Design desiredDrive_reg, start of the top module:
module desiredDrive_reg(
    input clk, rst_n,
    input [11:0] avg_torque,
    input [4:0] cadence,
    input not_pedaling,
    input [12:0] incline,
    input [2:0] scale,
    output logic [11:0] target_curr
);
clock: 10.7 ns
lec_check: 0
abc_area: 1
cap_margin: 20
core_margin: 2
core_utilization: 68
cts_cluster_diameter: 309
cts_cluster_size: 99
setup_slack_margin: 2.4
slew_margin: 20
tns_end_percent: 10
run.sh (not shown) runs the stock make flow with config.mk's settings and CLKGATE_MAP_FILE=.
The starting point reached the layout checks and failed them: setup timing.
Next try:
Settings changed: ABC_AREA 1 to default, CORE_UTILIZATION 68 to 72, CTS_CLUSTER_DIAMETER 309 to default, CTS_CLUSTER_SIZE 99 to 100, SETUP_SLACK_MARGIN 2.4 to default.
Clock period 10.7 ns to 9.84 ns, I/O delays scaled along.
After rerunning:
- Now the flow stopped in global routing (5_1_grt) (GRT-0232)
- synthesized area came out lower by about 1.2%
- die area came out lower by 6.5%
- synthesized cell count goes down by about 13%

## run A
desiredDrive_reg again, from the RTL that the note above started with.
Settings: LEC_CHECK=0, CAP_MARGIN=20, CORE_MARGIN=2, CORE_UTILIZATION=66, SLEW_MARGIN=20; clock period 10.7 ns.
Status run A: flow complete, layout not clean - negative setup slack
Changes in run B relative to run A:
- changing CORE_UTILIZATION from 66 to 72
- setting CTS_CLUSTER_DIAMETER to 223 for the first time
- setting CTS_CLUSTER_SIZE to 79 for the first time
[summary]
Run A reports its endpoint of the most critical setup path as target_curr[8]$_DFF_PN0_ while run B reports target_curr[11]$_DFF_PN0_.
The routed wire length in run B is 1.4 times that in run A.
Final period utilization, run B and run A, higher one = run B.
Cmp run B vs run A: buffer count from post-CTS setup fixing higher in run B
Run B completed end to end; final checks failed (negative setup slack).
In terms of clock insertion delay at the later pin of the skew report, run A and run B differ only marginally.
--- input diff run B..run C ---
- removing CTS_CLUSTER_SIZE (formerly 79)
- changing CORE_UTILIZATION from 72 to 40
- removing CTS_CLUSTER_DIAMETER (formerly 223)
- changing the clock period (ns, I/O delays scaled along) from 10.7 to 13.0
[summary]
- Run C ran to completion and came out clean on the timing, design-rule and antenna checks.
- Number of gates resized after CTS, run C and run B, higher one = run B.
- Run B has a higher area growth from synthesis to layout than run C.
- Run comparison: run B cell at the slowest stage of the critical path sky130_fd_sc_hd__fa_1; run C cell at the slowest stage of the critical path sky130_fd_sc_hd__a21oi_1
- Run C supports a higher top clock frequency than run B.
- The final instance count without filler cells of run C falls short of that of run B by 15.
- Run C ended up with a higher worst setup slack than run B did.
- Share of cell area taken by flip-flops and latches up 1.3 points in run C wrt run B
What run D does differently from run C at the input level:
- SETUP_SLACK_MARGIN now 0.85, previously not set
- CTS_CLUSTER_SIZE now 65, previously not set
- CORE_ASPECT_RATIO now 1.05, previously not set
- HOLD_SLACK_MARGIN now 0.15, previously not set
- CORE_MARGIN now 10, was 2
- SLEW_MARGIN now 40, was 20
- MAX_ROUTING_LAYER now met4, previously not set
- CORE_UTILIZATION now 49, was 40
Notes after the runs:
- Of run D and run C, the lower worst setup slack belongs to run C.
- Compared run D vs run C, and cell area is up in run D.
- Compared with run C, run D improves final hold slack.
- | floorplan die area | run D vs run C | ≈ equal |
Edits applied to the flow inputs when going from run D to run E:
- clearing MAX_ROUTING_LAYER, which used to be met4
- putting CTS_CLUSTER_DIAMETER at 343 where nothing was set
- swapping 40 for 20 in SLEW_MARGIN
- swapping 65 for 100 in CTS_CLUSTER_SIZE
- clearing HOLD_SLACK_MARGIN, which used to be 0.15
- clearing SETUP_SLACK_MARGIN, which used to be 0.85
- swapping 10 for 2 in CORE_MARGIN
- clearing CORE_ASPECT_RATIO, which used to be 1.05
- swapping 49 for 40 in CORE_UTILIZATION
- putting TNS_END_PERCENT at 15 where nothing was set
### Flow results
Run E did not stop at any stage, and its layout met the timing, design-rule and antenna checks.
Delta (run E minus run D): chip height went down 2.1%; clock transition time at the flip-flop clock pins of the worst setup and hold paths went up 20 ps; setup slack went down 440 ps; die area held.
Clock skew, run D and run E, higher one = run E.
Of the two values seen for slowest stage cell on the critical path, sky130_fd_sc_hd__a21oi_1 was produced by run E and sky130_fd_sc_hd__fa_1 by run D.
Run E against run D: time the worst path needs with I/O delays and setup now larger; total placed cells including tap cells now larger; number of cells on the critical path now smaller; synthesized cell count comparable.
Edits applied to the flow inputs when going from run E to run F:
- CTS_CLUSTER_SIZE: 100 -> unset
- CAP_MARGIN: 20 -> 10
- HOLD_SLACK_MARGIN: unset -> 0.19
- CTS_CLUSTER_DIAMETER: 343 -> 31
- TNS_END_PERCENT: 15 -> 100
- SLEW_MARGIN: 20 -> 35
- ABC_AREA: unset -> 1
- PLACE_DENSITY: unset -> 0.4
==> comparison <==
Compared run F vs run E, and cell area is up in run F.
For the total global routing track utilization, run F came in 3.8 points higher than run E did.
Run F — minimum hold slack 80 ps lower, run E as reference
